**flow/design.v**
```verilog
`timescale 1fs / 1fs
module row_col_cod #(
		     parameter WORD_W = 8,
		     parameter ROW_W = 4,  
			 parameter SIZE = (1<<ROW_W)
		     )
   (
    input 		  rst,
    input 		  en,
    input 		  clk,
    input [WORD_W-1:0] 	  word,
    output reg [SIZE-1:0] r_all_nxt, 
    output reg [SIZE-1:0] row_nxt,
    output reg [SIZE-1:0] col_nxt);
   integer 		  i;
   reg [WORD_W-ROW_W-1:0] 	  r_all_bin, col_bin;
   always @* begin
      r_all_nxt[SIZE-1] = 1'b1;
      r_all_bin = word>>ROW_W;  
      for(i = 0; i < SIZE ; i=i+1)begin
	 if( i < r_all_bin)
	   r_all_nxt[i] = 1'b0;
	 else
	   r_all_nxt[i] = 1'b1;
	 if(i == r_all_bin)
	   row_nxt[i] = 1'b1;
	 else
	   row_nxt[i] = 1'b0;
      end
      col_bin = (word<<ROW_W)>>ROW_W;  
      if(r_all_bin[0] == 0)
	for(i=0; i < SIZE; i = i+1)
	  if(i < col_bin)
	    col_nxt[i] = 1'b1;
	  else
	    col_nxt[i] = 1'b0;
      else
	for(i=(SIZE-1); i >= 0 ; i = i-1)
	  if(i >= (SIZE-col_bin))
	    col_nxt[i] = 1'b1;
	  else
	    col_nxt[i] = 1'b0;
   end
endmodule 
`timescale 1fs / 1fs
module row_col_cod_reg #(
		     parameter WORD_W = 8,
		     parameter ROW_W = 4,  
			 parameter SIZE = (1<<ROW_W)
		     )
   (
    input 		  rst,
    input 		  en,
    input 		  clk,
	input [SIZE-1:0] r_all_nxt, 
    input [SIZE-1:0] row_nxt,
    input [SIZE-1:0] col_nxt,
    output reg [SIZE-1:0] r_all, 
    output reg [SIZE-1:0] row,
    output reg [SIZE-1:0] col);
   always @ (posedge clk, posedge rst) begin 
      if(rst)begin
	 r_all <= 16'd0;
	   col <= 16'd0;
	   row <= 16'd0;
      end
      else if(en)begin
	 r_all <= r_all_nxt;
	 row <= row_nxt;
	 col <= col_nxt;
      end
   end 
endmodule
`timescale 1fs / 1fs
module row_col_cod_5x5 #(
		     parameter MAX = 25  
		     )
   (
    input 		  rst,
    input 		  en,
    input 		  clk,
    input [4:0] 	  word,
    output reg [4:0] r_all, 
    output reg [4:0] row,
    output reg [4:0] col);
    parameter SIZE = 3'd5;  
   integer 		  i;
   reg [4:0] 	  r_all_nxt, row_nxt, col_nxt;
   reg [2:0] 	  r_all_bin; 
   reg [2:0] 	  col_bin;
   always @* begin
	  r_all_nxt[4] = 1'b1;
      r_all_nxt[3:0] = r_all[3:0];
      row_nxt = row;
      r_all_bin = 3'd0;
      col_bin = 3'd0;
      col_nxt = col;
      if(word > MAX)
	 r_all_nxt = {SIZE{1'b1}};
      else begin
	 if(word <= 5'd5)begin
	   r_all_bin = 3'd0;
	   col_bin = word;
	 end
	 else
	   if(word <= 5'd10)begin
	      r_all_bin = 3'd1;
	      col_bin = word - 5'd5;
	   end
	   else
	     if(word <= 5'd15)begin
		r_all_bin = 3'd2;
		col_bin = word - 5'd10;
	     end
	     else
	       if(word <= 5'd20)begin
		  r_all_bin = 3'd3;
		  col_bin = word - 5'd15;
	       end
	       else begin
		  r_all_bin = 3'd4;
		  col_bin = word - 5'd20;
	       end
	 for(i = 0; i < SIZE ; i=i+1)begin
	    if( i < r_all_bin)
	      r_all_nxt[i] = 1'b0;
	    else
	      r_all_nxt[i] = 1'b1;
	    if(i == r_all_bin)
	      row_nxt[i] = 1'b1;
	    else
	      row_nxt[i] = 1'b0;
	 end
	 if(r_all_bin[0] == 0)
	   for(i=0; i < SIZE; i = i+1)
	     if(i < col_bin)
	       col_nxt[i] = 1'b1;
	     else
	       col_nxt[i] = 1'b0;
	 else
	   for(i=(SIZE-1); i >= 0 ; i = i-1)
	     if(i >= (SIZE-col_bin))
	       col_nxt[i] = 1'b1;
	     else
	       col_nxt[i] = 1'b0;
      end
   end
   always @ (posedge clk, posedge rst) begin 
      if(rst)begin
	 r_all <= 5'd0;
	 row <= 5'd0;
	 col <= 5'd0;
      end
      else if(en)begin
	 r_all <= r_all_nxt;
	 row <= row_nxt;
	 col <= col_nxt;
      end
   end 
endmodule  
`timescale 1fs / 1fs
module tdc_digital (
		    input 	  rst,
		    input 	  en,
		    input 	  clk,
		    input [6:0]  counter_in,
		    input [15:0] phase_in,
		    output [11:0] tdc_word);
   reg [6:0]				      counter;
   reg [15:0] 				      phase; 				      
   integer 				      i,j;
   always @ (posedge clk, posedge rst) begin 
      if(rst == 1'b1) begin
	 for (i=0; i<7; i=i+1) 
	   counter[i] <= 1'b0;
	 for (i=0; i<16; i=i+1) 
	   phase[i] <= 1'b0;
      end
      else if(en == 1'b1) begin
	 for (i=0; i<7; i=i+1) 
	   counter[i] <= counter_in[i];
	 for (i=0; i<16; i=i+1) 
	   phase[i] <= phase_in[i];
      end
   end 
   wire [6:0]			      counter_aux,counter_mod;
   reg [6:0] 			      counter_last;
   assign counter_aux = (phase[0] == 1) ? counter-1 : counter;
   assign counter_mod = counter_last - counter_aux;
   reg 				      edge_flag;
   reg  [4:0] 			      edge_index,edge_index_last;
   wire [4:0] 			      phase_shift;
   always @* begin
      edge_flag = 1'b0;
      edge_index = 5'd0;
      for (j=1; j<16; j = j+1) begin
	 if(phase[j-1]==1'b1 && phase[j]==1'b0) begin
	    edge_index = j-1'd1;
	    edge_flag = 1'b1;
	 end
	 if(phase[j-1]==1'b0 && phase[j]==1'b1) begin
	    edge_index = j-1'b1 + 5'd16;
	    edge_flag = 1'b1;
	 end
      end
      if(edge_flag == 1'b0)
	if(phase[5] == 1'b1)
	  edge_index = 5'd15;
	else
	  edge_index = 5'd31;
   end 
   assign tdc_word = (counter_mod<<5) + edge_index - edge_index_last;
   always @ (posedge clk, posedge rst)
     if(rst) begin
	counter_last <= 1'b0;
	edge_index_last <= 1'b0;
	end
     else if(en) begin
       counter_last <= counter_aux;
	edge_index_last <= edge_index;
     end	
endmodule
`timescale 1fs / 1fs
module adpll_ctr0(
    input 	      rst,
    input 	      en,
    input 	      clk,
    input [26-1:0] FCW,
    input [1:0]       adpll_mode,
    output reg 	      channel_lock,
    output 	      channel_sat,
    input 	      data_mod,
    output 	      dco_pd,
    output [4:0]      dco_c_l_rall,
    output [4:0]      dco_c_l_row,
    output [4:0]      dco_c_l_col,
    output [15:0]     dco_c_m_rall,
    output [15:0]     dco_c_m_row,
    output [15:0]     dco_c_m_col,
    output [15:0]     dco_c_s_rall,
    output [15:0]     dco_c_s_row,
    output [15:0]     dco_c_s_col,
    output 	      tdc_pd,
    output 	      tdc_pd_inj,
    input [6:0]       tdc_ripple_count,
    input [15:0]      tdc_phase,
    input [3:0]       alpha_l,
    input [3:0]       alpha_m,
    input [3:0]       alpha_s_rx,
    input [3:0]       alpha_s_tx,
    input [3:0]       beta,
    input [2:0]       lambda_rx,
    input [2:0]       lambda_tx,
    input [1:0]       iir_n_rx,
    input [1:0]       iir_n_tx, 
    input [4:0]       FCW_mod,
    input [4:0]       dco_c_l_word_test,
    input [7:0]       dco_c_m_word_test,
    input [7:0]       dco_c_s_word_test,
    input 	      dco_pd_test,
    input 	      tdc_pd_test,
    input 	      tdc_pd_inj_test		 
		 );
   wire signed [4:0]  dco_c_l_word;
   wire signed [7:0]  dco_c_m_word;
   wire signed [7:0]  dco_c_s_word;
   wire [11:0] 	      tdc_word;
   wire [15:0]     dco_c_m_rall_nxt;
   wire [15:0]     dco_c_m_row_nxt;
   wire [15:0]     dco_c_m_col_nxt;
   wire [15:0]     dco_c_s_rall_nxt;
   wire [15:0]     dco_c_s_row_nxt;
   wire [15:0]     dco_c_s_col_nxt;
   parameter IDLE = 5'b00001, PU = 5'b00010, C_L = 5'b00100, C_M = 5'b01000, C_S = 5'b10000;
   parameter  PD = 2'd0, TEST = 2'd1, RX = 2'd2, TX = 2'd3;
   reg [26-1:0] FCW_last;
   reg [1:0] 	   adpll_mode_last;
   reg [3:0] 	   alpha;
   reg [8:0] 	   time_count, time_count_nxt;
   reg 		   dco_pd_state, dco_pd_state_nxt;
   reg 		   tdc_pd_state, tdc_pd_state_nxt;
   reg 		   tdc_pd_inj_state, tdc_pd_inj_state_nxt;
   reg [4:0] 	   state_rx, state_rx_nxt;
   reg 		   rst_accum, rst_accum_nxt;
   reg 		   rst_lock_detect_nxt, rst_lock_detect;
   reg 		   en_lock_detect_nxt, en_lock_detect;
   reg 		   channel_lock_nxt;
   reg 		   en_integral, en_integral_nxt;
   reg 		   en_mod,en_mod_nxt;
   wire 	   rst_accum_all;
   wire        rst_lock_detect_all;
   wire signed [7:0] 		otw_int_round_sat;
   reg signed [4:0] 		otw_l_fixed, otw_l_fixed_nxt;
   reg signed [7:0] 		otw_m_fixed, otw_m_fixed_nxt;
   reg signed [7:0] 		otw_s_fixed, otw_s_fixed_nxt;
   wire signed [27-1:0] 	      ph_diff;
   wire signed [27-1:0] 	      ph_diff_accum;
   reg signed [27-1:0] 	ph_diff_accum_last;
   wire signed [27-1:0] 	ph_diff_mod;
   wire signed [27-1:0] 	freq_dev;
   wire signed [27-1:0] 	integral;
   wire signed [27-1:0] 	integral_beta;
   reg signed [27-1:0] 	integral_last;
   reg [1:0] 			iir_n;
   reg [2:0] 			lambda;
   wire signed [27-1:0] 	iir_out;
   wire signed [27-1:0] 	iir1_in, iir2_in, iir3_in;
   wire signed [27-1:0] 	iir1_out, iir2_out, iir3_out;
   reg signed [27-1:0] 	iir1_out_last, iir2_out_last, iir3_out_last;
   reg signed [27-1-14:0]      aux1, aux1_nxt, aux2, aux2_nxt;
   reg [4:0] 			      aux1_count, aux1_count_nxt, aux2_count, aux2_count_nxt;
   reg 				      lock_detect, lock_detect_nxt;
   reg signed [27-1-14:0]       lock_detect_word, lock_detect_word_nxt;
   row_col_cod_5x5 row_col_cod_l(
			    .rst(rst),
			    .en(en),
			    .clk(clk),
			    .word((dco_c_l_word[4]==0)?dco_c_l_word+5'd13:
				  dco_c_l_word-5'd19),
			    .r_all(dco_c_l_rall),
			    .row(dco_c_l_row),
			    .col(dco_c_l_col)
			    );
   row_col_cod row_col_cod_m(
			    .rst(rst),
			    .en(en),
			    .clk(clk),
			    .word({~dco_c_m_word[7],dco_c_m_word[6:0]}), 
			    .r_all_nxt(dco_c_m_rall_nxt),
			    .row_nxt(dco_c_m_row_nxt),
			    .col_nxt(dco_c_m_col_nxt)
			    );
   row_col_cod_reg row_col_cod_reg_m(
			    .rst(rst),
			    .en(en),
			    .clk(clk),
				.r_all_nxt(dco_c_m_rall_nxt),
			    .row_nxt(dco_c_m_row_nxt),
			    .col_nxt(dco_c_m_col_nxt),
			    .r_all(dco_c_m_rall),
			    .row(dco_c_m_row),
			    .col(dco_c_m_col)
			    );
   row_col_cod row_col_cod_s(
			    .rst(rst),
			    .en(en),
			    .clk(clk),
			    .word({~dco_c_s_word[7],dco_c_s_word[6:0]}),
			    .r_all_nxt(dco_c_s_rall_nxt),
			    .row_nxt(dco_c_s_row_nxt),
			    .col_nxt(dco_c_s_col_nxt)
			    );
   row_col_cod_reg row_col_cod_reg_s(
			    .rst(rst),
			    .en(en),
			    .clk(clk),
				.r_all_nxt(dco_c_s_rall_nxt),
			    .row_nxt(dco_c_s_row_nxt),
			    .col_nxt(dco_c_s_col_nxt),
			    .r_all(dco_c_s_rall),
			    .row(dco_c_s_row),
			    .col(dco_c_s_col)
			    );
   tdc_digital tdc_digital0(
			  .clk(clk),
			  .rst(rst),
			  .en(en),
			  .counter_in(tdc_ripple_count),
			  .phase_in(tdc_phase),
			  .tdc_word(tdc_word));
   assign dco_pd = (adpll_mode == TEST)? dco_pd_test : dco_pd_state;
   assign tdc_pd = (adpll_mode == TEST)? tdc_pd_test : tdc_pd_state;
   assign tdc_pd_inj = (adpll_mode == TEST)? tdc_pd_inj_test : tdc_pd_inj_state;
   assign ph_diff = FCW - {tdc_word,{{(14){1'b0}}}};
   assign freq_dev = (data_mod == 1'b1)? 
		     {{{(12+1){1'b0}}},FCW_mod,{{(14-5){1'b0}}}}:
		     ~{{{(12+1){1'b0}}},FCW_mod,{{(14-5){1'b0}}}}+1;
   assign ph_diff_mod = (en_mod==1'b0)? ph_diff: ph_diff + freq_dev;
   assign ph_diff_accum = ph_diff_accum_last + ph_diff_mod;
   assign rst_accum_all = rst | rst_accum;
   always @ (posedge clk, posedge rst_accum_all)
     if(rst_accum_all)
       ph_diff_accum_last <= 27'd0;
     else if(en)
       ph_diff_accum_last <= ph_diff_accum;
   assign integral = iir_out + integral_last;
   assign integral_beta = integral >>> beta;
   always @ (posedge clk, posedge rst_accum_all)
      if(rst_accum_all)
         integral_last <= 27'd0;
      else if(en&en_integral) 
	          integral_last <= integral;
   assign iir1_in = ph_diff_accum;
   assign iir1_out = (iir1_in>>>lambda)-(iir1_out_last>>>lambda)+iir1_out_last;
   assign iir2_in = iir1_out;
   assign iir2_out = (iir2_in>>>lambda)-(iir2_out_last>>>lambda)+iir2_out_last;
   assign iir3_in = iir2_out;
   assign iir3_out = (iir3_in>>>lambda)-(iir3_out_last>>>lambda)+iir3_out_last;
   assign iir_out = iir_n[1] ? (iir_n[0] ? iir3_out : iir2_out) :
		    (iir_n[0] ? iir1_out : iir1_in);
   always @ (posedge clk, posedge rst_accum_all )
     if(rst_accum_all) begin
	iir1_out_last <= 27'd0;
	iir2_out_last <= 27'd0;
	iir3_out_last <= 27'd0;
     end
     else if(en) begin
	iir1_out_last <= iir1_out;
	iir2_out_last <= iir2_out;
	iir3_out_last <= iir3_out;
     end 
   wire signed [27-1:0] 	ntw;
   wire signed [27-1:0] 	otw;
   wire [14-1:0] 		otw_frac;
   wire signed [27-1-14:0] otw_int;
   wire signed [27-1-14:0] otw_int_round; 
   assign ntw = (en_integral == 1'b1)? integral_beta + (iir_out >>> alpha) :
		iir_out >>> alpha;
   assign otw = (ntw << 7);
   assign otw_int = otw[27-1:14];
   assign otw_int_round = (otw[13]) ? otw_int + 1 : otw_int;
   assign otw_int_round_sat = (state_rx == C_L)? ((otw_int_round > 16'sd12 ) ? 8'sd12 :
   			      ((otw_int_round < -16'sd13 ) ? -8'sd13:otw_int_round )) : 
			      (otw_int_round > 16'sd127 ) ? 8'sd127 :
			      ((otw_int_round < -16'sd128 ) ? -8'sd128: otw_int_round); 
   assign dco_c_l_word = (adpll_mode == TEST)? dco_c_l_word_test :
			 (((state_rx == C_L) && ~rst_accum )? otw_int_round_sat :
			  otw_l_fixed);
   assign dco_c_m_word = (adpll_mode == TEST)? dco_c_m_word_test :
			 (((state_rx == C_M) && ~rst_accum )? otw_int_round_sat :
			 otw_m_fixed);
   assign dco_c_s_word = (adpll_mode == TEST)? dco_c_s_word_test :
			 (((state_rx == C_S) && ~rst_accum )? otw_int_round_sat :
			 otw_s_fixed);
   assign channel_sat = (dco_c_s_word == -8'sd128) || (dco_c_s_word == 8'sd127);
   always @ * begin
      state_rx_nxt = state_rx;
      otw_l_fixed_nxt = otw_l_fixed;
      otw_m_fixed_nxt = otw_m_fixed;
      otw_s_fixed_nxt = otw_s_fixed;
      time_count_nxt = time_count;
      dco_pd_state_nxt = dco_pd_state;
      tdc_pd_state_nxt = tdc_pd_state;
      tdc_pd_inj_state_nxt = tdc_pd_inj_state;  
      rst_accum_nxt = rst_accum;
      rst_lock_detect_nxt = rst_lock_detect;
      en_lock_detect_nxt = en_lock_detect;
      alpha = alpha_s_rx;
      channel_lock_nxt = channel_lock;
      en_integral_nxt = en_integral;
      lambda = lambda_rx;
      iir_n = 2'd0;
      en_mod_nxt = en_mod;
      if( (FCW != FCW_last) || (adpll_mode != adpll_mode_last))
	state_rx_nxt = IDLE;
      else
	case(state_rx)
	  IDLE:
	    begin
	       time_count_nxt = 9'd0;
	       otw_l_fixed_nxt = 5'sd0;
	       otw_m_fixed_nxt = 8'sd0;
	       otw_s_fixed_nxt = 8'sd0;
	       en_lock_detect_nxt = 1'b0;
	       rst_lock_detect_nxt = 1'b1;
	       channel_lock_nxt = 1'b0;
	       en_integral_nxt = 1'b0;
	       en_mod_nxt = 1'b0;
	       if(adpll_mode == PD) begin
		  dco_pd_state_nxt = 1'b1;
		  tdc_pd_state_nxt = 1'b1;
		  tdc_pd_inj_state_nxt = 1'b1;
	       end
	       if(adpll_mode == RX || adpll_mode == TX )
		 state_rx_nxt = PU;
	    end
	  PU: 
	    begin
	       time_count_nxt = time_count + 9'd1;
	       dco_pd_state_nxt = 1'b0;
	       case(time_count)
		 6'd16: tdc_pd_state_nxt = 1'b0;
		 6'd48: tdc_pd_inj_state_nxt = 1'b0;
		 7'd112:
		   begin 
		      state_rx_nxt = C_L;
		      rst_accum_nxt = 1'b1;
		      time_count_nxt = 9'd0; 
		   end
	       endcase
	    end 
	  C_L:  
	    begin
	       rst_accum_nxt = 1'b0;
	       rst_lock_detect_nxt = 1'b0;
	       alpha = alpha_l;
	       en_lock_detect_nxt = 1'b1;
	       if(lock_detect & (~rst_lock_detect))begin
		  otw_l_fixed_nxt = lock_detect_word;	      
		  state_rx_nxt = C_M;
		  rst_accum_nxt = 1'b1;
		  rst_lock_detect_nxt = 1'b1;
	       end
	    end 
	  C_M:  
	    begin
	       rst_accum_nxt = 1'b0;
	       alpha = alpha_m;
	       rst_lock_detect_nxt = 1'b0;
	       if(lock_detect & (~rst_lock_detect))begin		  
		  otw_m_fixed_nxt = lock_detect_word;  
		  state_rx_nxt = C_S;
		  rst_accum_nxt = 1'b1;
		  en_lock_detect_nxt = 1'b0;
	       end
	    end 
	  C_S:  
	    begin 
	       case(adpll_mode)
		 RX: 
		   begin
		      rst_accum_nxt = 1'b0;
		      alpha = alpha_s_rx;
		      iir_n = iir_n_rx;
		      lambda = lambda_rx;
		      time_count_nxt = time_count + 9'd1;
		      if(beta > 4'd0)
			en_integral_nxt = 1'b1;
		      case(time_count)
			9'd480: channel_lock_nxt = 1'b1;   
		      endcase 
		   end 
		 TX:
		   begin
		      rst_accum_nxt = 1'b0;
		      alpha = alpha_s_tx;
		      iir_n = iir_n_tx;
		      lambda = lambda_tx;
		      time_count_nxt = time_count + 9'd1;
		      case(time_count)
			9'd480: channel_lock_nxt = 1'b1;   
		      endcase
		      if(channel_lock == 1'b1) 
			en_mod_nxt = 1'b1;
		   end	 
	       endcase
	    end
	endcase  
   end
   always @ (posedge clk, posedge rst)
     if(rst)begin
	state_rx <= IDLE;
	time_count <= 9'd0;
	dco_pd_state <= 1'b1;
	tdc_pd_state <= 1'b1;
	tdc_pd_inj_state <= 1'b1;
	rst_accum <= 1'b0;
	otw_l_fixed <= 5'sd0;
	otw_m_fixed <= 8'sd0;
	otw_s_fixed <= 8'sd0;
	en_lock_detect <= 1'b0;
	rst_lock_detect <= 1'b0;
	channel_lock <= 1'b0;
	en_integral <= 1'b0;
	en_mod <= 1'b0;
	FCW_last <= 26'd0;
	adpll_mode_last <= 2'd0;
     end
     else if(en)begin
	state_rx <= state_rx_nxt;
	time_count <= time_count_nxt;
	dco_pd_state <= dco_pd_state_nxt;
	tdc_pd_state <= tdc_pd_state_nxt;
	tdc_pd_inj_state <= tdc_pd_inj_state_nxt;
   	rst_accum <= rst_accum_nxt;
	otw_l_fixed <= otw_l_fixed_nxt;
	otw_m_fixed <= otw_m_fixed_nxt;
	otw_s_fixed <= otw_s_fixed_nxt;
	en_lock_detect <= en_lock_detect_nxt;
	rst_lock_detect <= rst_lock_detect_nxt ;
	channel_lock <= channel_lock_nxt;
	en_integral <= en_integral_nxt;
	en_mod <= en_mod_nxt;
	FCW_last <= FCW;
	adpll_mode_last <= adpll_mode;
     end 
   always @ * begin
      aux1_nxt = aux1;
      aux2_nxt = aux2;
      aux1_count_nxt = aux1_count;
      aux2_count_nxt = aux2_count;
      lock_detect_nxt = lock_detect;
      lock_detect_word_nxt = lock_detect_word;
      if(otw_int_round_sat == aux1) begin
	 aux1_count_nxt = aux1_count_nxt + 4'd1;
	 if(aux1_count_nxt == 4'd15 || (state_rx == C_L && aux1_count_nxt == 5'd8 )  )begin
	    lock_detect_nxt = 1'b1;
	    lock_detect_word_nxt = aux1;
	 end
      end
      else 
	if(otw_int_round_sat == aux2) begin
	   aux2_count_nxt = aux2_count_nxt + 4'd1;
	   if(aux2_count_nxt == 4'd15 || (state_rx == C_L && aux1_count_nxt == 5'd8 ) )begin
	      lock_detect_nxt = 1'b1;
	      lock_detect_word_nxt = aux2;   
	   end	   
	end
	else begin
	   aux1_nxt = otw_int_round;
	   aux1_count_nxt = 4'd1;
	   aux2_nxt = aux1;
	   aux2_count_nxt = aux1_count;
	end 
   end 
   assign rst_lock_detect_all  = rst|rst_lock_detect;
   always @ (posedge clk, posedge rst_lock_detect_all)
     if(rst_lock_detect_all)begin
	aux1 <= {(27-14){1'b1}};
     aux2 <= {(27-14){1'b1}};
     aux1_count <=4'h0;
     aux2_count <= 4'h0;
     lock_detect <= 1'b0;
     lock_detect_word <= {(27-14){1'b1}};
  end
     else if(en & en_lock_detect)begin
	aux1 <= aux1_nxt;
	aux2 <= aux2_nxt;
	aux1_count <= aux1_count_nxt;
	aux2_count <= aux2_count_nxt;
	lock_detect <= lock_detect_nxt;
	lock_detect_word <= lock_detect_word_nxt;
     end
endmodule 
`timescale 1fs / 1fs
module adpll_ctr
   (
    input                     rst,
    input                     clk,
    input                     valid,
    input [5-1:0] address,
    input [26-1:0] wdata,
    input                     wstrb,
    output [1:0]              rdata,
    output reg                ready,
    input                     data_mod,  
    output                    dco_pd,
    output reg [1:0]          dco_osc_gain,
    output [4:0]              dco_c_l_rall,
    output [4:0]              dco_c_l_row,
    output [4:0]              dco_c_l_col,
    output [15:0]             dco_c_m_rall,
    output [15:0]             dco_c_m_row,
    output [15:0]             dco_c_m_col,
    output [15:0]             dco_c_s_rall,
    output [15:0]             dco_c_s_row,
    output [15:0]             dco_c_s_col,
    output                    tdc_pd,
    output                    tdc_pd_inj,
    output reg [2:0]          tdc_ctr_freq,
    input [6:0]               tdc_ripple_count,
    input [15:0]              tdc_phase
    );
   always @(posedge clk, posedge rst) begin
     if (rst)
       ready <= 1'b0;
     else
       ready <= valid;
   end
   reg                        rst_soft;
   reg [26-1:0]            FCW;
   reg [1:0]                  adpll_mode;
   reg                        en;
   reg [3:0]                  alpha_l;
   reg [3:0]                  alpha_m;
   reg [3:0]                  alpha_s_rx;
   reg [3:0]                  alpha_s_tx;
   reg [3:0]                  beta;
   reg [2:0]                  lambda_rx;
   reg [2:0]                  lambda_tx;
   reg [1:0]                  iir_n_rx;
   reg [1:0]                  iir_n_tx;
   reg [4:0]                  FCW_mod;
   reg signed [4:0]           dco_c_l_word_test;
   reg signed [7:0]           dco_c_m_word_test;
   reg signed [7:0]           dco_c_s_word_test;
   reg                        dco_pd_test;
   reg                        tdc_pd_test;
   reg                        tdc_pd_inj_test;
   wire                       rst_int;
   assign rst_int = rst | rst_soft;
   wire                       channel_lock;
   wire                       channel_sat;
   assign rdata = (address == (5'd0))? {{1'b0}, channel_lock}:
                  (address == (5'd23))? {{1'b0}, channel_sat}:
                  {2'b11};
   always @ (posedge clk, posedge rst) begin
     if (rst) begin
        rst_soft <= 1'b0;
        FCW <= 26'h2620000;  
        adpll_mode <= 2'b0;
        en <= 1'b0;
        alpha_l <= 4'd14;
        alpha_m <= 4'd8;
        alpha_s_rx <= 4'd7;
        alpha_s_tx <= 4'd4;
        beta <= 4'd0;
        lambda_rx <= 3'd2;
        lambda_tx <= 3'd2;
        iir_n_rx <= 2'd3;
        iir_n_tx <= 2'd2;
        FCW_mod <= 5'b01001;  
        dco_c_l_word_test <= 5'sd0;
        dco_c_m_word_test <= 8'sd0;
        dco_c_s_word_test <= 8'sd0;
        dco_pd_test <= 1'b1;
        tdc_pd_test <= 1'b1;
        tdc_pd_inj_test <= 1'b1;
        tdc_ctr_freq <= 3'b100;
        dco_osc_gain <= 2'b10;
     end else if (valid & wstrb) begin
        case (address)
          (5'd1): rst_soft <= wdata[0];
          (5'd2): FCW <= wdata[26-1:0];
          (5'd3): adpll_mode <= wdata[1:0];
          (5'd4): en <= wdata[0];
          (5'd5): alpha_l <= wdata[3:0];
          (5'd6): alpha_m <= wdata[3:0];
          (5'd7): alpha_s_rx <= wdata[3:0];
          (5'd8): alpha_s_tx <= wdata[3:0];
          (5'd9): beta <= wdata[3:0];
          (5'd10): lambda_rx <= wdata[2:0];
          (5'd11): lambda_tx <= wdata[2:0];
          (5'd12): iir_n_rx <= wdata[1:0];
          (5'd13): iir_n_tx <= wdata[1:0];
          (5'd14): FCW_mod <= wdata[4:0];
          (5'd15): dco_c_l_word_test <= wdata[4:0];
          (5'd16): dco_c_m_word_test <= wdata[7:0];
          (5'd17): dco_c_s_word_test <= wdata[7:0];
          (5'd18): dco_pd_test <= wdata[0];
          (5'd19): tdc_pd_test <= wdata[0];
          (5'd20): tdc_pd_inj_test <= wdata[0];
          (5'd21): tdc_ctr_freq <= wdata[2:0];
          (5'd22): dco_osc_gain <= wdata[1:0];
          default:;
        endcase
     end
   end
   adpll_ctr0 adpll_ctr0
     (
	  .clk               (clk),
	  .rst               (rst_int),
	  .en                (en),
	  .FCW               (FCW[26-1:0]),
	  .adpll_mode        (adpll_mode[1:0]),
	  .data_mod          (data_mod),
	  .tdc_ripple_count  (tdc_ripple_count[6:0]),
	  .tdc_phase         (tdc_phase[15:0]),
	  .alpha_l           (alpha_l[3:0]),
	  .alpha_m           (alpha_m[3:0]),
	  .alpha_s_rx        (alpha_s_rx[3:0]),
	  .alpha_s_tx        (alpha_s_tx[3:0]),
	  .beta              (beta[3:0]),
	  .lambda_rx         (lambda_rx[2:0]),
	  .lambda_tx         (lambda_tx[2:0]),
	  .iir_n_rx          (iir_n_rx[1:0]),
	  .iir_n_tx          (iir_n_tx[1:0]),
	  .FCW_mod           (FCW_mod[4:0]),
	  .dco_c_l_word_test (dco_c_l_word_test[4:0]),
	  .dco_c_m_word_test (dco_c_m_word_test[7:0]),
	  .dco_c_s_word_test (dco_c_s_word_test[7:0]),
	  .dco_pd_test       (dco_pd_test),
	  .tdc_pd_test       (tdc_pd_test),
	  .tdc_pd_inj_test   (tdc_pd_inj_test),
	  .channel_lock      (channel_lock),
	  .channel_sat       (channel_sat),
	  .dco_pd            (dco_pd),
	  .dco_c_l_rall      (dco_c_l_rall[4:0]),
	  .dco_c_l_row       (dco_c_l_row[4:0]),
	  .dco_c_l_col       (dco_c_l_col[4:0]),
	  .dco_c_m_rall      (dco_c_m_rall[15:0]),
	  .dco_c_m_row       (dco_c_m_row[15:0]),
	  .dco_c_m_col       (dco_c_m_col[15:0]),
	  .dco_c_s_rall      (dco_c_s_rall[15:0]),
	  .dco_c_s_row       (dco_c_s_row[15:0]),
	  .dco_c_s_col       (dco_c_s_col[15:0]),
	  .tdc_pd            (tdc_pd),
	  .tdc_pd_inj        (tdc_pd_inj)
      );
endmodule
```
**flow/run.sh**
```bash
#!/bin/bash
# the make line also repeats each setting of config.mk as NAME=value (left out here)
make -C /OpenROAD-flow-scripts/flow DESIGN_CONFIG=/design/flow/config.mk WORK_HOME=/design/flow/orfs CLKGATE_MAP_FILE= finish
```
**flow/config.mk**
```make
export PLATFORM = sky130hd
export DESIGN_NAME = adpll_ctr
export DESIGN_NICKNAME = adpll_ctr
export VERILOG_FILES = /design/flow/design.v
export SDC_FILE = /design/flow/constraint.sdc
export NUM_CORES = 4
export LEC_CHECK = 0
export ABC_AREA = 1
export CAP_MARGIN = 0
export CELL_PAD_IN_SITES_GLOBAL_PLACEMENT = 1
export CORE_ASPECT_RATIO = 0.5
export CORE_MARGIN = 2
export CORE_UTILIZATION = 63
export CTS_CLUSTER_DIAMETER = 98
export CTS_CLUSTER_SIZE = 98
export HOLD_SLACK_MARGIN = 0.28
export PLACE_DENSITY = 0.39
export SLEW_MARGIN = 20
export TNS_END_PERCENT = 10
```
**flow/constraint.sdc**
```tcl
create_clock -name core_clock -period 40.0 [get_ports {clk}]
set_input_delay 8.0000 -clock core_clock [delete_from_list [all_inputs] [get_ports {clk}]]
set_output_delay 8.0000 -clock core_clock [all_outputs]
set_load 0.01 [all_outputs]
```
==> run notes, run 1 <==
Figures from the flow reports.

Synth:
- The run puts the compound-gate portion of the synthesized area at 18.2%.
- The run gives the parity-gate share of the synthesized area counting xor and xnor cells as 3.74%.
- After synthesis, the most frequently instantiated cells are 1793 x sky130_fd_sc_hd__nand2_1, 822 x sky130_fd_sc_hd__inv_1, 810 x sky130_fd_sc_hd__o21ai_0.
- The run gives the post-synth design cell area as 0.0426 mm².
- The run puts the net count after synthesis at 6678.
- The run puts the arithmetic-cell share of the synthesized area counting full adders, half adders and majority gates at 10.6%.
- Yosys reported that registers with async set or reset make up 100%.
- The run puts the share of the yosys chip area belonging to registers at 28.5%.
- The cell-mix breakdown from Yosys lists the simple-gate area share as 26.3%.
- The synthesis log from Yosys contains 6 warnings.
- Synthesis inferred 482 register bits.
- The run puts the average cell area after synthesis at 6.76 µm².
- The run puts the synthesis area per yosys at 0.0426 mm².
- The run gives the flip-flop cell with the highest count after synthesis as sky130_fd_sc_hd__dfrtp_1.
- The synthesized netlist contains 85 unique library cells.
- Of the post-synthesis cell area, the part taken by muxes is 2.65%.
- The run puts the area share of the largest cell type after synthesis at 24.7%.
- Counting flops with a built-in enable in the synthesized netlist gives 0.
- The run puts the post-synthesis cell count from yosys at 6307.
- The cell count after synthesis came out at 6307.
- After synthesis, the cell types taking the most area are sky130_fd_sc_hd__dfrtp_1 25%, sky130_fd_sc_hd__nand2_1 16%, sky130_fd_sc_hd__o21ai_0 9.5%, sky130_fd_sc_hd__inv_1 7.2%, sky130_fd_sc_hd__ha_1 6.7%.
- Per the synthesis report, the dominant area consumer among library cells is sky130_fd_sc_hd__dfrtp_1.
- The most common cell in the synthesized netlist is sky130_fd_sc_hd__nand2_1.
- Among the non-sequential cells, simple AND/OR/NAND/NOR gates take the most area.

Die:
- The run puts the initial core utilization at 63.7%.
- The chip occupies between 0.06 and 0.07 mm².
- The run puts the placeable core region at 0.0669 mm².
- The run puts the floorplan row count at 67.
- The die is 372 µm wide.
- The run gives the die height as 188 µm.

Status:
- It got as far as 3_1_place_gp_skip_io and failed there.
- The first error in the log reads "[ERROR GPL-0301] Utilization 101.581 % exceeds 100%".
- The flow did not finish.
==> run 2: changes to the inputs <==
- ABC_AREA: 1 -> not set
- CAP_MARGIN: 0 -> 20
- CELL_PAD_IN_SITES_DETAIL_PLACEMENT: not set -> 1
- CELL_PAD_IN_SITES_GLOBAL_PLACEMENT: 1 -> not set
- CORE_ASPECT_RATIO: 0.5 -> 1.63
- CORE_UTILIZATION: 63 -> 17
- CTS_CLUSTER_DIAMETER: 98 -> not set
- CTS_CLUSTER_SIZE: 98 -> not set
- GPL_TIMING_DRIVEN: not set -> 0
- HOLD_SLACK_MARGIN: 0.28 -> not set
- PLACE_DENSITY: 0.39 -> not set
- PLACE_DENSITY_LB_ADDON: not set -> 0.23
- SETUP_SLACK_MARGIN: not set -> 2.6
- SLEW_MARGIN: 20 -> 5
- TNS_END_PERCENT: 10 -> not set
- clock period: 40.0 -> 43.4 ns (I/O delays scaled with it)
==> run notes, run 2 <==
Results of the full flow below.

Final timing:
- The run puts the least setup slack across all paths after layout at 3250 ps.
- The worst-case max-slew headroom was logged as 8.63%.
- The run gives the part of the cycle the worst path needs as 92.5%.
- The clock arrives with 71.4 ps of skew.
- The run gives the number of hold-slack violations in the final timing report as 0.
- The run puts the max-slew violation count at 0.
- Setup repair after global routing left no endpoint under its margin.
- The run puts the setup TNS at 0 ps.
- In this build the clock could be raised as far as 24.9 MHz.
- From the final report, the count of setup violators was given as 0.
- The run gives the time the final worst path needs with I/O delays and setup as 40150 ps.
- The run gives the pin slew with the least headroom to its limit as 1370 ps.

Status:
- The flow ran to the end and the layout has no timing, DRC or antenna violations.

Synth:
- Yosys stat counts around 5700 cells in the synthesized netlist.
- The run puts the multiplexer area fraction after synthesis at between 10% and 20%.
- The run puts the count of synthesis-stage warnings from yosys at 6.
- Of the total synthesized cell area, the portion taken by XOR and XNOR cells is 4.41%.
- Yosys reports a chip area of 0.0458 mm².
- The number of nets handed over by synthesis was ~6000.
- The synthesis report gives the async set-or-reset register share as 100%.
- In the Yosys stats the netlist draws on 121 distinct library cells.
- The run gives the number of instances in the synthesized netlist as 5653.
- The run puts the post-synth design cell area at between 0.04 and 0.05 mm².
- Per the synthesis report, the single largest cell type by area occupies 22.9% of cell area.
- Among all cell types in the netlist, the one instantiated most often is sky130_fd_sc_hd__nand2_1.
- Synthesis inferred 482 register bits.
- The run gives the flip-flop cell with the highest count after synthesis as sky130_fd_sc_hd__dfrtp_1.
- The run gives the cell type with the largest total area as sky130_fd_sc_hd__dfrtp_1.
- The run gives the post-synthesis share of cell area spent on and, or, nand and nor gates as approximately 18%.
- Counting flops with a built-in enable in the synthesized netlist gives 0.
- After Yosys synthesis, full adders, half adders and majority gates account for 9.89% of the synthesized area.
- Per the post-synthesis stats, the area per cell is 8.11 µm².
- For reference, the top cells by count after synthesis are 691 x sky130_fd_sc_hd__nand2_1, 482 x sky130_fd_sc_hd__nor2_1, 424 x sky130_fd_sc_hd__a21oi_1.
- The run puts the compound-gate portion of the synthesized area at 24.2%.
- After synthesis, the cell types taking the most area are sky130_fd_sc_hd__dfrtp_1 23%, sky130_fd_sc_hd__ha_1 6.2%, sky130_fd_sc_hd__mux2_2 5.8%, sky130_fd_sc_hd__nand2_1 5.7%, sky130_fd_sc_hd__a21oi_1 4.6%.
- By area, the combinational part of the netlist is dominated by AND-OR/OR-AND gates.
- The run gives the share of the yosys chip area belonging to registers as 26.5%.

Run:
- The tool warning count for the run is 48.
- The run puts the number of maximum-capacitance constraint violations at 0.

Setup path:
- The run gives the slowest library cell on the worst path as sky130_fd_sc_hd__or4b_4.
- The timing report gives the biggest stage delay along the critical path as 630 ps.
- The OpenROAD report gives the critical path a required time of roughly 35000 ps.
- The critical path runs through a total of 106 cells.
- STA lists the startpoint of the worst register-to-register path as adpll_ctr0.tdc_digital0.phase[2].
- According to the timing report, the critical path is captured at rdata[0].
- By startpoint and endpoint, the worst setup path is classified as primary input to primary output.
- The run puts the worst-case register-to-register setup slack at 15400 ps.
- The run gives the data arrival time of the critical path as 31470 ps.
- The report shows a maximum critical-path fanout of 9.
- STA lists the endpoint of the worst register-to-register path as adpll_ctr0.row_col_cod_l.col[4].
- The run gives the kind of capture point of the worst setup path as a primary output.
- The number of cells on the worst reg-to-reg path is 126.
- Per the post-run analysis, buffers plus inverters along the critical path come to 16.
- The run gives the kind of cell adding the most delay to the critical path as AND-OR/OR-AND gates.
- According to the timing report, the critical path is launched from data_mod.
- The worst setup path is launched from a primary input.
- Among the stages of the critical path, the cell type that occurs most often is sky130_fd_sc_hd__a21o_1.

Cells and area:
- The run gives the post-route cell area as 0.0586 mm².
- The run gives the final net count as 6457.
- The run gives the synthesis-to-layout area growth as 27.7%.
- The run gives the end-of-flow core utilization as 21.8%.

Clock network:
- TritonCTS built the clock tree.
- The later pin in the worst-skew pair is clocked with a latency of 740 ps.
- In this run the clock root is driven by a sky130_fd_sc_hd__clkbuf_16.
- The run gives the total clock buffers created by CTS as 55.
- The run gives the clock transition at the register clock pins on the worst setup and hold paths after CTS as about 70 ps.
- The run gives the number of clock sinks as between 400 and 500.
- The run gives the maximum root-to-sink buffer count as 3.
- The run gives the H-tree depth as 2.

Die:
- From bottom edge to top edge, the die measures roughly 670 µm.
- The run puts the floorplan row count at around 240.
- In this run the horizontal extent of the chip is 411 µm.
- The run puts the placeable core region at 0.268 mm².
- In this run the full chip footprint comes out at 0.274 mm².
- According to the I/O placement log, the pin count is ~180.
- The run gives the initial core utilization as 17.1%.

Global routing:
- The run gives the number of antenna violations at the first check in global routing as 7.
- The run gives the largest net degree at the start of global routing as 50.
- Global routing used 18.4% of the available tracks across all layers.
- The run puts the global-route wire length before repair at 369000 µm.
- The run puts the via count of the first global-routing pass at slightly above 50000.
- The run puts the final global-route overflow total at 0.

Placement:
- The placement summary gives the final routability congestion estimate as 1.03.
- The run puts the setup slack after placement at -3310 ps.
- The run gives the placed cell area as 0.0529 mm².
- The run gives the number of buffers inserted by port buffering as between 150 and 200.
- The run puts the detailed placement HPWL at 211000 µm.

Hold path:
- The type recorded for the worst min-delay path is register to asynchronous set/reset pin.

Route:
- The run gives the count of antenna-violating nets left after detailed routing as 0.
- The run gives the number of DRC violations after detailed routing as 0.
- The run puts the total iterations of the first detailed-routing run at 5.
- The run gives the total via count in the routed design as 47200.
- The run puts the total wire length at 261000 µm.
- The run gives the via-per-instance ratio as 4.87.
- The run gives the detailed-route wire length per cell as about 27 µm.
- The run gives the count of routing violations after the opening detailed-route iteration as 2485.
-- run 2: layout make-up --
class                      instances  area, µm²
clock inverter                    25        440
antenna                            5       12.5
inverter                         394       1490
tap                             3552       4440
fill                           31800     210000
timing repair buffer             376       3620
multi-input combinational       4461      33500
clock buffer                      79       1570
buffer                           316       1360
sequential                       482      12100
-- run 2: what timing repair did --
item,CTS,global route
setup buffers,83,49
hold buffers,0,0
resized,272,299
pin swaps,54,65
setup endpoints to repair,1,1
-- run 2: stage by stage --
stage / cells / hold WS, ps
floorplan: 5653 / 449
global placement: 9381 / 454
detailed placement: 9443 / 362
CTS: 9630 / 358
global route: 9687 / 403
finish: 9690 / 362
-- run 2: per-layer routing --
layer / vias up / GRT usage [%] / share of wire [%]
li1: 21200 / - / -
met1: 24100 / 17.5 / 34
met2: 1261 / 35.2 / 53
met3: 699 / 2.25 / 3.4
met4: 4 / 14.9 / 10
met5: - / 0 / 0.0096
==> run 3: changes to the inputs <==
- CELL_PAD_IN_SITES_DETAIL_PLACEMENT: 1 -> not set
- CELL_PAD_IN_SITES_GLOBAL_PLACEMENT: not set -> 3
- CORE_ASPECT_RATIO: 1.63 -> not set
- CORE_UTILIZATION: 17 -> 41
- GPL_TIMING_DRIVEN: 0 -> not set
- PLACE_DENSITY: not set -> 0.54
- PLACE_DENSITY_LB_ADDON: 0.23 -> not set
- SETUP_SLACK_MARGIN: 2.6 -> not set
- SLEW_MARGIN: 5 -> 20
- TNS_END_PERCENT: not set -> 40
- clock period: 43.4 -> 40.0 ns (I/O delays scaled with it)
==> run notes, run 3 <==
Results of the full flow below.

Die:
- Per the OpenROAD floorplan log, the height of the die is 338 µm.
- The run puts the total die area at 0.115 mm².
- The run puts the number of top-level pins at 181.
- The run puts the die width at 338 µm.
- The floorplan has 122 rows.
- The run puts the initial core utilization at 41.4%.
- The run puts the placeable core region at around 0.11 mm².

Setup path:
- The run gives the slowest library cell on the worst path as sky130_fd_sc_hd__clkdlybuf4s50_1.
- The worst setup path is captured at a primary output.
- For the worst reg-to-reg path, the endpoint reported by OpenROAD is adpll_ctr0.row_col_cod_l.col[4].
- Per the timing report, the most critical flop-to-flop path originates at adpll_ctr0.tdc_digital0.phase[2].
- The run puts the number of gates on the worst path with buffers counted at 99.
- The run gives the count of buffering cells on the critical path with inverters included as 10.
- The run puts the largest stage delay on the critical path at about 630 ps.
- The most numerous cell type found on the critical path is sky130_fd_sc_hd__a21o_1.
- STA classifies the critical path startpoint as a primary input.
- The most critical setup path has its endpoint at rdata[0].
- The run gives the beginning of the critical path as data_mod.
- The run gives the peak fanout along the critical path as 9.
- The cell family contributing the most delay on the critical path is AND-OR/OR-AND gates.
- The run puts the data arrival time of the critical path at about 30000 ps.
- The run gives the worst reg-to-reg path cell count as 115.
- The run gives the worst-case register-to-register setup slack as between 10000 and 15000 ps.
- The critical path in this run is classified as primary input to primary output.
- The run gives the data required time of the critical path as 32000 ps.

Synth:
- Ranked by total cell area, the synthesized netlist is headed by sky130_fd_sc_hd__dfrtp_1 23%, sky130_fd_sc_hd__ha_1 6.2%, sky130_fd_sc_hd__mux2_2 5.8%, sky130_fd_sc_hd__nand2_1 5.7%, sky130_fd_sc_hd__a21oi_1 4.6%.
- The run gives the net count after synthesis as 6024.
- Among all cell types in the netlist, the one instantiated most often is sky130_fd_sc_hd__nand2_1.
- The run puts the parity-gate share of the synthesized area counting xor and xnor cells at 4.41%.
- Of the combinational cells, the family taking the most area is AND-OR/OR-AND gates.
- The cell type that accounts for the most area after synthesis is sky130_fd_sc_hd__dfrtp_1.
- In this run, synthesis produced a sequential element count of ~480.
- The run puts the post-synth design cell area at around 0.046 mm².
- Yosys reports that the most numerous cell types are 691 x sky130_fd_sc_hd__nand2_1, 482 x sky130_fd_sc_hd__nor2_1, 424 x sky130_fd_sc_hd__a21oi_1.
- Per the synth stats, the proportion of register bits with asynchronous set or reset is roughly 100%.
- In the Yosys report the total cell count is approximately 5700.
- Synthesis produced around 5700 cells.
- The run puts the compound-gate portion of the synthesized area at 24.2%.
- The run gives the multiplexer area fraction after synthesis as 10.8%.
- The run gives the flip-flop cell with the highest count after synthesis as sky130_fd_sc_hd__dfrtp_1.
- The run gives the count of synthesis-stage warnings from yosys as 6.
- The run puts the share of the yosys chip area belonging to registers at 26.5%.
- The run puts the synthesis area per yosys at 0.0458 mm².
- The synthesized design contains 0 enable-type register cells.
- The run puts the number of distinct library cells after synthesis at ~120.
- Summing the areas of all and, or, nand and nor instances in the mapped netlist gives 18.1% of the synthesized area.
- The run gives the arithmetic-cell share of the synthesized area counting full adders, half adders and majority gates as under 10%.
- The run gives the area share of the largest cell type after synthesis as 22.9%.
- The run puts the average cell area after synthesis at 8.11 µm².

Clock network:
- The run puts the number of clock sinks at 482.
- The run puts the hold buffer count at CTS at 0.
- The run puts the maximum root-to-sink buffer count at 3.
- As reported, the later end of the worst-skew pair has a clock insertion delay of 660 ps.
- The run puts the H-tree depth at 3.
- The run gives the clock root buffer as sky130_fd_sc_hd__clkbuf_16.
- The timing report gives the clock slew at the launch and capture registers of the worst setup and hold paths as 70 ps.
- The run puts the total clock buffers created by CTS at roughly 66.
- TritonCTS built the clock tree.

Final timing:
- The worst path uses 97.2% of the clock period.
- The run gives the relative slew slack as between 10% and 20%.
- The run gives the number of hold-slack violations in the final timing report as 0.
- The run puts the total of endpoints with negative setup slack in the final report at 0.
- The run gives the time the final worst path needs with I/O delays and setup as around 39000 ps.
- The run puts the pin slew with the least headroom to its limit at 1200 ps.
- The run gives the worst clock skew as 45.4 ps.
- The run gives the max-slew violation count as 0.
- The run puts the highest clock rate at 25.7 MHz.

Cells and area:
- The run puts the number of fill cells at 11300.
- Relative to the synthesized area, the layout overhead comes to 14.0%.
- The final report lists a non-filler cell total of between 7000 and 8000.
- The final layout contains between 6000 and 7000 nets.

Route:
- The iteration count recorded for the first detailed-route pass is 6.
- The run gives the via-per-instance ratio as between 5 and 6.
- Once detail routing completed, the nets flagged for antenna violations numbered 0.
- The run gives the total via count in the routed design as 42900.
- The run puts the total wire length at 173000 µm.
- The run puts the number of DRC violations after detailed routing at 0.
- The violation tally recorded at the end of detailed-routing iteration 0 is 3048.
- The run puts the detailed-route wire length per cell at roughly 24 µm.

Hold path:
- The run gives the class of the worst hold path as register to asynchronous set/reset pin.

Run:
- The run gives the number of maximum-capacitance constraint violations as 0.
- The tool warning count for the run is approximately 53.

Placement:
- The run puts the detailed placement HPWL at 133000 µm.
- The run gives the placer's final routability congestion estimate as 0.940.
- Input and output buffers added on the ports amount to 180.
- The run gives the number of placed instances, taps included as 7179.

Status:
- The flow ran to the end and the layout has no timing, DRC or antenna violations.

Global routing:
- Entering global routing, the biggest net connects 136 pins.
- The run gives the global-route wire length before repair as 265000 µm.
- After global routing the overflow that remains totals 0.
- The number of antenna violations at the first check in global routing is 9.
- The via count of the first global-routing pass came to 42200.
- Total global-route track usage over all layers is 29.5%.
## run 3: area by class of cell
type	instances	area [µm²]	area share, %
Tap cell	1488	1860	3.56
Inverter	394	1480	2.83
Clock inverter	19	268	0.512
Multi-Input combinational cell	4461	31300	60.0
Antenna cell	3	7.51	0.0144
Timing Repair Buffer	366	3210	6.15
Clock buffer	99	1940	3.71
Sequential cell	482	12100	23.2
## run 3: repair_timing
item	in CTS	in global routing
buffers inserted	0	12
endpoints found under the setup margin	1	1
resized	3	52
hold endpoints to repair	0	0
pin swaps	0	10
## run 3: metal layers
layer	share of wire (%)	routed length, µm	GRT usage [%]	vias to the layer above
met2	46	80100	48.6	1136
li1	-	-	-	20600
met4	2.8	4880	8.36	8
met5	0.031	54	0	-
met1	45	78000	39.6	21000
met3	5.6	9670	5.10	209
## run 3: stage by stage
| step | setup TNS [ps] | utilization (%) | hold slack (ps) | setup slack (ps) | cell area (µm²) |
|---|---|---|---|---|---|
| finish | 0 | 47.2 | 347 | 1140 | 52300 |
| global route | -48.0 | 47.1 | 392 | -48.0 | 52300 |
| CTS | 0 | 46.8 | 365 | 174 | 51900 |
| detailed placement | -35.4 | 44.8 | 403 | -35.4 | 49700 |
| global placement | -286 | 44.8 | 398 | -286 | 49700 |
| floorplan | 0 | - | 449 | 4260 | 45800 |
==> run 4: changes to the inputs <==
- CELL_PAD_IN_SITES_DETAIL_PLACEMENT: not set -> 1
- CELL_PAD_IN_SITES_GLOBAL_PLACEMENT: 3 -> not set
- CORE_ASPECT_RATIO: not set -> 0.83
- CORE_MARGIN: 2 -> 8
- CORE_UTILIZATION: 41 -> 40
- CTS_CLUSTER_SIZE: not set -> 88
- HOLD_SLACK_MARGIN: not set -> 0.28
- MAX_ROUTING_LAYER: not set -> met4
- MIN_ROUTING_LAYER: not set -> met1
- PLACE_DENSITY: 0.54 -> 0.43
- SETUP_SLACK_MARGIN: not set -> 5.0
- TNS_END_PERCENT: 40 -> 35
==> run notes, run 4 <==
Results of the full flow below.

Final timing:
- Once routing completed, OpenROAD measured the worst setup slack at roughly 4300 ps.
- The run puts the total of endpoints with negative setup slack in the final report at 0.
- The run gives the worst hold slack as 454 ps.
- The run gives the number of hold-slack violations in the final timing report as 0.
- The run gives the worst clock skew as 30.5 ps.
- The run puts the max-slew violation count at 0.
- OpenROAD reports that the post-layout worst path occupies 89.2% of the period.
- The run gives the pin slew with the least headroom to its limit as 1100 ps.
- The worst path needs 35670 ps of the cycle, external delays included.
- Setup repair after global routing could not meet its margin everywhere.
- The run gives the setup TNS as 0 ps.
- The run puts the relative slew slack at between 20% and 30%.
- The flow reports an fmax of 28.0 MHz.

Synth:
- For this run the top cell type by instance count after synthesis was sky130_fd_sc_hd__nand2_1.
- The run puts the number of synthesized register bits at 482.
- The run puts the fraction of registers with async set or reset after synthesis at 100%.
- The run puts the net count after synthesis at 6024.
- For reference, XOR and XNOR gates occupy 4.41% of the area reported after synthesis.
- In this run, synthesis inferred 0 flip-flops with an integrated enable.
- The run gives the arithmetic-cell share of the synthesized area counting full adders, half adders and majority gates as 9.89%.
- After synthesis, the chip area reported by Yosys is 0.0458 mm².
- After synthesis, the netlist uses 121 different library cells.
- Looking at the cell usage after synthesis, the top flip-flop cell is sky130_fd_sc_hd__dfrtp_1.
- The run puts the count of synthesis-stage warnings from yosys at 6.
- The run gives the cell type with the largest total area as sky130_fd_sc_hd__dfrtp_1.
- Per the post-synthesis report, the number of cells in the design is 5653.
- Grouping non-sequential cells by family puts the most area in AND-OR/OR-AND gates.
- The run puts the compound-gate portion of the synthesized area at 24.2%.
- Ranked by total cell area, the synthesized netlist is headed by sky130_fd_sc_hd__dfrtp_1 23%, sky130_fd_sc_hd__ha_1 6.2%, sky130_fd_sc_hd__mux2_2 5.8%, sky130_fd_sc_hd__nand2_1 5.7%, sky130_fd_sc_hd__a21oi_1 4.6%.
- For reference, the top cells by count after synthesis are 691 x sky130_fd_sc_hd__nand2_1, 482 x sky130_fd_sc_hd__nor2_1, 424 x sky130_fd_sc_hd__a21oi_1.
- The run gives the average cell area after synthesis as 8.11 µm².
- The run gives the post-synth design cell area as approximately 0.046 mm².
- The run gives the post-synthesis cell count from yosys as 5653.
- Per Yosys stat, the portion of area used by sequential elements is a little over a quarter.
- The run gives the multiplexer area fraction after synthesis as between 10% and 20%.
- Per the synthesis report, the simple-gate share of the synthesized area is 18.1%.
- The run gives the area share of the largest cell type after synthesis as 22.9%.

Clock network:
- The run puts the clock insertion delay at the later pin of the skew report at 720 ps.
- The run gives the clock root buffer as sky130_fd_sc_hd__clkbuf_16.
- The run puts the clock transition at the register clock pins on the worst setup and hold paths after CTS at around 60 ps.
- For this design, the CTS-stage hold fixing added 0 buffers.
- No sink is reached through more buffers than the 3 on the longest clock path.
- The clock drives ~480 sinks.
- In this run, CTS created clock tree buffers numbering slightly above 60.
- The run gives the H-tree depth as 2.
- TritonCTS built the clock tree.

Setup path:
- The run gives the beginning of the critical path as data_mod.
- The run gives the worst reg-to-reg path cell count as approximately 130.
- The launch point of the worst register-to-register path is recorded as adpll_ctr0.tdc_digital0.phase[2].
- The worst setup path is captured at a primary output.
- The run gives the worst-case register-to-register setup slack as 14100 ps.
- The critical path crosses around 110 cells after its start point.
- The run gives the slowest library cell on the worst path as sky130_fd_sc_hd__or4b_4.
- The cell family contributing the most delay on the critical path is AND-OR/OR-AND gates.
- The critical path contains buffers and inverters numbering 17 combined.
- The worst register-to-register path ends at adpll_ctr0.row_col_cod_l.col[0].
- The run gives the data required time of the critical path as approximately 32000 ps.
- OpenSTA lists the critical path endpoint as rdata[0].
- The run gives the class of the most critical setup path as primary input to primary output.
- The run puts the peak fanout along the critical path at 9.
- The run puts the data arrival time of the critical path at 27670 ps.
- The run puts the largest stage delay on the critical path at 590 ps.
- The run gives the kind of launch point of the worst setup path as a primary input.

Placement:
- The run gives the number of buffers inserted by port buffering as around 180.
- The run gives the setup slack after placement as -823 ps.
- The run puts the detailed placement HPWL at 138000 µm.
- The run gives the placed cell area as 0.0496 mm².
- The run gives the placer's final routability congestion estimate as roughly 1.

Die:
- In this run the core area contains 113 standard-cell rows.
- The chip occupies 0.126 mm².
- The run gives the placeable core region as approximately 0.11 mm².
- Before placement the cells fill 40.2% of the core.
- According to the floorplan report, the die height is 324 µm.
- The run gives the die width as a little under 400 µm.
- Pin placement for this block handled 181 I/O pins.

Run:
- The run puts the tally of OpenROAD warnings at between 60 and 70.
- The run gives the number of maximum-capacitance constraint violations as 0.

Route:
- The run gives the total via count in the routed design as about 45000.
- The run gives the count of routing violations after the opening detailed-route iteration as ~3300.
- The run gives the via-per-instance ratio as 5.99.
- The run puts the total wire length at 190000 µm.
- The run gives the number of DRC violations after detailed routing as 0.
- The run puts the total iterations of the first detailed-routing run at 6.
- The run gives the count of antenna-violating nets left after detailed routing as 0.
- The run puts the detailed-route wire length per cell at approximately 25 µm.

Cells and area:
- The run gives the post-route cell area as 0.0571 mm².
- The run gives the synthesis-to-layout area growth as 24.5%.
- The run gives the end-of-flow core utilization as 50.0%.
- The run puts the number of fill cells at 13300.
- The run puts the final net count at 6362.

Status:
- The run finished with no timing, DRC or antenna violations.

Global routing:
- Global routing consumed, over all layers together, between 20 and 30% of the routing resources.
- The run puts the number of antenna violations at the first check in global routing at 5.
- The run puts the largest net degree at the start of global routing at 159.
- The run gives the global-route wire length before repair as 290000 µm.
- The run puts the via count of the first global-routing pass at 46300.
- The run gives the final global-route overflow total as 0.

Hold path:
- In this run the worst hold path is classified as register to asynchronous set/reset pin.
==> run 4: per-stage QoR <==
step                      std cells
after floorplan                5653
after global placement         7154
after detailed placement       7154
after CTS                      7481
after global routing           7543
final                          7544
==> run 4: final cells by class <==
type,instances,area (µm²),area share [%]
clock buffers,88,1740,3.05
diodes,6,15.0,0.0263
multi-input cells,4461,34400,60.3
repair buffers,591,5040,8.83
well taps,1495,1870,3.28
flip-flops and latches,482,12100,21.3
clock inverters,27,359,0.629
inverters,394,1480,2.60
==> run 4: per-layer routing <==
metal | global-route usage (%) | share of wire [%] | routed length [µm] | vias to the layer above
met2 | 45.2 | 44 | 83800 | 1141
li1 | - | - | - | 21000
met3 | 4.77 | 5.6 | 10500 | 293
met4 | 8.47 | 3.4 | 6500 | 0
met5 | - | 0 | 0 | -
met1 | 40.6 | 47 | 88800 | 22800
==> run 4: timing repair <==
action / in CTS / in global routing
endpoints found under the hold margin: 0 / 0
gates cloned: 1 / 0
gates resized: 568 / 168
setup buffers: 211 / 57
setup endpoints to repair: 1 / 1
pin swaps: 197 / 126
==> run 5: changes to the inputs <==
- ABC_AREA: not set -> 1
- CELL_PAD_IN_SITES_DETAIL_PLACEMENT: 1 -> not set
- CELL_PAD_IN_SITES_GLOBAL_PLACEMENT: not set -> 1
- CORE_ASPECT_RATIO: 0.83 -> 1.99
- CORE_MARGIN: 8 -> 2
- CTS_CLUSTER_SIZE: 88 -> 99
- HOLD_SLACK_MARGIN: 0.28 -> not set
- MAX_ROUTING_LAYER: met4 -> not set
- MIN_ROUTING_LAYER: met1 -> not set
- PLACE_DENSITY: 0.43 -> not set
- SETUP_SLACK_MARGIN: 5.0 -> not set
- TNS_END_PERCENT: 35 -> not set
==> run notes, run 5 <==
Results of the full flow below.

Global routing:
- The number of antenna violations at the first check in global routing was 5.
- The run puts the via count of the first global-routing pass at 43200.
- The run puts the largest net degree at the start of global routing at 157.
- The run puts the global router's overall resource usage at between 30% and 40%.
- The run puts the final global-route overflow total at 0.
- The first global-routing pass estimated between 200000 and 300000 µm of wire.

Cells and area:
- The run puts the final net count at roughly 6700.
- The run gives the synthesis-to-layout area growth as 11.8%.
- The run gives the post-route cell area as approximately 0.048 mm².
- The finished layout reports a core utilization of 44.9%.
- The run puts the tally of non-filler cells in the final layout at between 7000 and 8000.

Final timing:
- The final report lists the setup-violating endpoint count as 0.
- The run gives the number of hold-slack violations in the final timing report as 0.
- The run puts the part of the cycle the worst path needs at 96.1%.
- For this run, the top clock speed supported by timing is 26.0 MHz.
- Setup repair after global routing left no endpoint under its margin.
- The run puts the setup TNS at 0 ps.
- Checking max transition, the worst relative margin is approximately 20%.
- The run puts the pin slew with the least headroom to its limit at 1180 ps.
- The run gives the time the final worst path needs with I/O delays and setup as 38460 ps.
- The run puts the max-slew violation count at 0.
- The run puts the worst clock skew at 35.1 ps.

Setup path:
- The run puts the largest stage delay on the critical path at 620 ps.
- The number of buffers and inverters on the critical path is 17.
- The run puts the number of gates on the worst path with buffers counted at 134.
- The capture point of the critical path was reported as rdata[0].
- For the worst setup path, the data arrival time is roughly 30000 ps.
- Per the timing report, the most critical flop-to-flop path originates at adpll_ctr0.tdc_digital0.phase[1].
- The run gives the class of the most critical setup path as primary input to primary output.
- The run gives the most used cell along the critical path as sky130_fd_sc_hd__nand2_1.
- According to the timing report, the critical path is launched from data_mod.
- The slowest stage of the critical path is the sky130_fd_sc_hd__fa_1 cell.
- STA reports a reg2reg setup slack of 13460 ps.
- The critical path endpoint has a required time of 32000 ps.
- In this run the worst path has a maximum fanout of 7.
- STA classifies the critical path startpoint as a primary input.
- STA classifies the critical path endpoint as a primary output.
- Broken down by cell family, the worst path's largest delay share belongs to simple AND/OR/NAND/NOR gates.
- The run gives the worst reg-to-reg path cell count as 163.
- For the worst reg-to-reg path, the endpoint reported by OpenROAD is adpll_ctr0.row_col_cod_l.col[4].

Synth:
- The run gives the post-synth design cell area as 0.0426 mm².
- By area, the combinational part of the netlist is dominated by simple AND/OR/NAND/NOR gates.
- In the synthesized netlist, the number of instances is 6307.
- The run gives the share of the yosys chip area belonging to registers as 28.5%.
- The run puts the post-synthesis share of cell area spent on and, or, nand and nor gates at between 20% and 30%.
- The run puts the compound-gate portion of the synthesized area at 18.2%.
- Ranked by total cell area, the synthesized netlist is headed by sky130_fd_sc_hd__dfrtp_1 25%, sky130_fd_sc_hd__nand2_1 16%, sky130_fd_sc_hd__o21ai_0 9.5%, sky130_fd_sc_hd__inv_1 7.2%, sky130_fd_sc_hd__ha_1 6.7%.
- The run gives the fraction of registers with async set or reset after synthesis as 100%.
- The synthesis stat section lists a flop and latch total of between 400 and 500.
- After Yosys synthesis, full adders, half adders and majority gates account for a little over a tenth of the synthesized area.
- Of the post-synthesis cell area, the part taken by muxes is 2.65%.
- sky130_fd_sc_hd__dfrtp_1 takes more of the synthesized area than any other cell.
- The run gives the flip-flop cell with the highest count after synthesis as sky130_fd_sc_hd__dfrtp_1.
- The run gives the count of synthesis-stage warnings from yosys as 6.
- Of the post-synthesis cell area, the dominant cell type holds between 20% and 30%.
- The run gives the count of flip-flops with a built-in enable after synthesis as 0.
- Sorting the synthesized cells by how often they occur yields 1793 x sky130_fd_sc_hd__nand2_1, 822 x sky130_fd_sc_hd__inv_1, 810 x sky130_fd_sc_hd__o21ai_0.
- The run gives the net count after synthesis as 6678.
- The run gives the number of distinct library cells after synthesis as 85.
- The run puts the post-synthesis cell count from yosys at 6307.
- The run puts the parity-gate share of the synthesized area counting xor and xnor cells at about 3.7%.
- The run gives the synthesis area per yosys as 0.0426 mm².
- Among all cell types in the netlist, the one instantiated most often is sky130_fd_sc_hd__nand2_1.
- The run puts the average cell area after synthesis at just under 7 µm².

Clock network:
- The run puts the total clock buffers created by CTS at 54.
- The run gives the clock root buffer as sky130_fd_sc_hd__clkbuf_16.
- The run puts the number of clock sinks at 482.
- The run puts the clock transition at the register clock pins on the worst setup and hold paths after CTS at about 60 ps.
- CTS built an H-tree with a depth of 2.
- The run gives the maximum root-to-sink buffer count as 3.
- For the worst-skew pair, the clock arrives at the later sink with an insertion delay of just under 700 ps.
- The run puts the number of buffers inserted by post-CTS setup repair at 0.
- The run gives the CTS tree as built.

Placement:
- The run puts the number of buffers inserted by port buffering at 180.
- RePlAce ended its routability-driven mode at a weighted congestion of approximately 0.97.
- For this run the detailed placement stage logged an HPWL of 139000 µm.
- The run gives the number of placed instances, taps included as 7663.
- The run gives the placed cell area as 0.0456 mm².

Die:
- The run gives the die height as between 400 and 500 µm.
- The run gives the number of top-level pins as ~180.
- The run gives the total die area as ~0.11 mm².
- The report lists the number of standard-cell rows as 169.
- The run puts the placeable core region at roughly 0.11 mm².
- The run gives the initial core utilization as 40.1%.
- The run gives the die width as 235 µm.

Route:
- The run puts the number of DRC violations after detailed routing at 0.
- The run gives the total iterations of the first detailed-routing run as 6.
- The run puts the total via count in the routed design at 41900.
- The detail route stage leaves a number of antenna-violating nets equal to 0.
- The run gives the via-per-instance ratio as 5.39.
- The run puts the count of routing violations after the opening detailed-route iteration at around 2000.
- The routed design shows a wire length per standard cell of between 20 and 25 µm.
- The run gives the total wire length as 174000 µm.

Status:
- The flow ran to the end and the layout has no timing, DRC or antenna violations.

Hold path:
- The type recorded for the worst min-delay path is register to register.
- Hold analysis lists the worst path endpoint as adpll_ctr0.row_col_cod_l.r_all[4].
- For the worst min-delay path, the startpoint reported by OpenROAD is adpll_ctr0.row_col_cod_l.r_all[4].
- The run puts the worst hold path depth at 1.

Run:
- The run gives the tally of OpenROAD warnings as 59.
- The run puts the number of maximum-capacitance constraint violations at 0.
-- run 5: routing by layer --
metal  share of wire [%]  global-route usage (%)
met5               0.026                       0
met1                  32                    28.2
met3                 3.4                    3.81
met2                  54                    62.5
met4                 9.7                    25.4
-- run 5: area by class of cell --
class	count	area [µm²]
antenna	2	5.00
clock buffer	77	1600
clock inverter	25	324
fill	11400	58500
inverter	861	3250
multi-input combinational	4728	26400
sequential	482	12100
tap	1368	1710
timing repair buffer	225	2200
-- run 5: metrics by stage --
stage / worst slack (ps) / hold slack (ps)
floorplan: 7590 / 430
global placement: -4.91 / 454
detailed placement: -109 / 460
CTS: 44.2 / 475
global route: 4.49 / 486
finish: 1540 / 473
-- run 5: repair_timing --
item                                   in CTS  in global routing
setup endpoints to repair                   1                  1
gates resized                               1                 32
endpoints found under the hold margin       0                  0
hold buffers                                0                  0
